// Remoto
module Remoto(clk,rst,entrada,comando,su,sd,suB,sdB,saida_1,saida1_1,saida2_1,soma_result_1,sinal_A,sinal_B);
For scale: ~2200 cells after synthesis, about 150 flip-flops, ~71 I/O pins.
clock: 14.0 ns
lec_check: 0
abc_area: 1
cap_margin: 20
cell_pad_in_sites_detail_placement: 0
core_aspect_ratio: 1.39
core_margin: 2
core_utilization: 40
cts_cluster_size: 28
slew_margin: 20
run.sh (not shown) runs the stock make flow with config.mk's settings and CLKGATE_MAP_FILE=.
The starting point passed the timing, design-rule and antenna checks.
Rerun with:
- CELL_PAD_IN_SITES_DETAIL_PLACEMENT: 0 -> unset
- CORE_ASPECT_RATIO: 1.39 -> 0.5
- CORE_UTILIZATION: 40 -> 56
- CTS_CLUSTER_DIAMETER: unset -> 205
- CTS_CLUSTER_SIZE: 28 -> 99
- PLACE_DENSITY: unset -> 0.46
- SETUP_SLACK_MARGIN: unset -> -0.41
- TNS_END_PERCENT: unset -> 15
Outcome: The new run passed the timing, design-rule and antenna checks; synthesized cell count does not change; maximum frequency went up slightly; worst setup slack gains 93 ps; core utilization climbs by 18 points; sequential share of layout area climbs by 0.30 points; sequential cell count stays the same; first-iteration DRC count came out higher by about a fifth; routed wire length goes down by a few percent; global-route usage went up by 6.7 points.
Rerun with:
- CELL_PAD_IN_SITES_DETAIL_PLACEMENT: unset -> 2
- CELL_PAD_IN_SITES_GLOBAL_PLACEMENT: unset -> 2
- CORE_ASPECT_RATIO: 0.5 -> 1.58
- CORE_UTILIZATION: 56 -> 40
- CTS_CLUSTER_DIAMETER: 205 -> 120
- CTS_CLUSTER_SIZE: 99 -> 21
- GPL_TIMING_DRIVEN: unset -> 0
- MIN_ROUTING_LAYER: unset -> met2
- PLACE_DENSITY: 0.46 -> unset
- PLACE_DENSITY_LB_ADDON: unset -> 0.29
- SETUP_SLACK_MARGIN: -0.41 -> unset
- SLEW_MARGIN: 20 -> 35
- TNS_END_PERCENT: 15 -> 90
Effect: Total power climbs by roughly a tenth. Routed wire length is higher by well over a third. Cell area went up by a few percent. Final cell count rose by a few percent. First-iteration DRC count came out higher to 6.8 times its value. Register-to-register slack is worse by 1200 ps. Clock power goes up by about a fifth. Synthesized cell count stays the same. Worst hold slack improved by 47 ps. Sequential power barely changes. Synthesized area is unchanged.
Rerun with:
- ABC_AREA: 1 -> unset
- CELL_PAD_IN_SITES_DETAIL_PLACEMENT: 2 -> unset
- CELL_PAD_IN_SITES_GLOBAL_PLACEMENT: 2 -> unset
- CORE_ASPECT_RATIO: 1.58 -> unset
- CORE_UTILIZATION: 40 -> 64
- CTS_CLUSTER_DIAMETER: 120 -> unset
- CTS_CLUSTER_SIZE: 21 -> unset
- GPL_TIMING_DRIVEN: 0 -> unset
- MIN_ROUTING_LAYER: met2 -> unset
- PLACE_DENSITY_LB_ADDON: 0.29 -> unset
- SLEW_MARGIN: 35 -> 20
- TNS_END_PERCENT: 90 -> unset
- clock period: 14.0 -> 6.02 ns (I/O delays scaled with it)
Outcome:
- This time the run reached the layout checks and failed them: setup timing
- total power went up by about 120%
- global-route usage fell by 25 points
- die size came out lower by about 40%
- synthesized area falls by about 2%
- register-to-register slack got worse by 7100 ps
- wire length went down by about 40%
- core utilization rose by 38 points
- flip-flop count does not change
Rerun with:
- CORE_UTILIZATION: 64 -> 59
- clock period: 6.02 -> 6.18 ns (I/O delays scaled with it)
What happened: The changed run finished but failed the layout checks on setup timing. Core utilization drops by 7.7 points. Register-to-register slack gains 300 ps. Design area drops by 1.8%.
Rerun with:
- ABC_AREA: unset -> 1
- CORE_UTILIZATION: 59 -> 72
- PLACE_DENSITY: unset -> 0.4
- TNS_END_PERCENT: unset -> 10
- clock period: 6.18 -> 6.19 ns (I/O delays scaled with it)
Outcome: The changed run completed and failed the layout checks on setup timing. Cell area is lower by about 5%. Worst hold slack gains 28 ps. Die size is lower by 16%. Global-route usage is higher by 6.0 points. Via count is higher by about 10%. Clock-buffer cell count is higher by 1. First-iteration DRC count is higher by 58%. Worst setup slack loses 82 ps. Core utilization is higher by 11 points. Power is lower by 2.2%.

---

Starting RTL as in the previous note.
==> flow/config.mk <==
export PLATFORM = sky130hd
export DESIGN_NAME = Remoto
export DESIGN_NICKNAME = Remoto
export VERILOG_FILES = /design/flow/design.v
export SDC_FILE = /design/flow/constraint.sdc
export NUM_CORES = 4
export LEC_CHECK = 0
export ABC_AREA = 1
export CAP_MARGIN = 20
export CORE_MARGIN = 2
export CORE_UTILIZATION = 70
export CTS_CLUSTER_DIAMETER = 221
export CTS_CLUSTER_SIZE = 15
export PLACE_DENSITY_LB_ADDON = 0.11
export SLEW_MARGIN = 20
export TNS_END_PERCENT = 5
==> flow/constraint.sdc <==
create_clock -name core_clock -period 6.52 [get_ports {clk}]
set_input_delay 1.3040 -clock core_clock [delete_from_list [all_inputs] [get_ports {clk}]]
set_output_delay 1.3040 -clock core_clock [all_outputs]
set_load 0.01 [all_outputs]
The starting point reached the layout checks and failed them: negative setup slack.
Then changed:
--- a/flow/config.mk
+++ b/flow/config.mk
@@ -12,3 +11,0 @@
-export CTS_CLUSTER_DIAMETER = 221
-export CTS_CLUSTER_SIZE = 15
-export PLACE_DENSITY_LB_ADDON = 0.11
@@ -16 +12,0 @@
-export TNS_END_PERCENT = 5
==> flow/constraint.sdc (replaced) <==
create_clock -name core_clock -period 7.17 [get_ports {clk}]
set_input_delay 1.4340 -clock core_clock [delete_from_list [all_inputs] [get_ports {clk}]]
set_output_delay 1.4340 -clock core_clock [all_outputs]
set_load 0.01 [all_outputs]
This time the run went through all stages and came out clean.
Clock-buffer cell count goes down by 1.
Utilization goes down by 1.3 points.
Die size does not change.
Cell count goes down slightly.
Then changed:
--- a/flow/config.mk
+++ b/flow/config.mk
@@ -8 +7,0 @@
-export ABC_AREA = 1
@@ -11 +10 @@
-export CORE_UTILIZATION = 70
+export CORE_UTILIZATION = 40
==> flow/constraint.sdc (replaced) <==
create_clock -name core_clock -period 14.0 [get_ports {clk}]
set_input_delay 2.8000 -clock core_clock [delete_from_list [all_inputs] [get_ports {clk}]]
set_output_delay 2.8000 -clock core_clock [all_outputs]
set_load 0.01 [all_outputs]
The changed run completed with no timing, DRC or antenna violations.
Synthesized area went down slightly.
Core utilization goes down by 36 points.
Wire length fell slightly.
Worst hold slack gets worse by 14 ps.
Total power falls by well over a third.
Count of clock-buffer cells in the layout drops by 1.
Flip-flop count stays the same.
Critical path depth fell by 13.
Clock skew rises by 4.6 ps.
Cell count went down by roughly a tenth.
Then changed:
--- a/flow/config.mk
+++ b/flow/config.mk
@@ -7,0 +8 @@
+export ABC_AREA = 0
@@ -8,0 +10,2 @@
+export CELL_PAD_IN_SITES_GLOBAL_PLACEMENT = 1
+export CORE_ASPECT_RATIO = 0.5
@@ -10 +13,5 @@
-export CORE_UTILIZATION = 40
+export CORE_UTILIZATION = 56
+export CTS_CLUSTER_DIAMETER = 205
+export CTS_CLUSTER_SIZE = 98
+export PLACE_DENSITY = 0.46
+export SETUP_SLACK_MARGIN = -0.41
@@ -11,0 +19 @@
+export TNS_END_PERCENT = 15
Outcome:
- The new run ran to the end with no violations
- maximum frequency went down by 1.3%
- power fell by 2.6%
- flip-flop count stays the same
- register-to-register slack improved by 80 ps
- non-clock buffer count stays the same
- routed wire length grows by 4.4%
- clock power fell by 4.9%
- global-route usage rose by 8.8 points
Power is estimated from default activity; no workload was simulated.
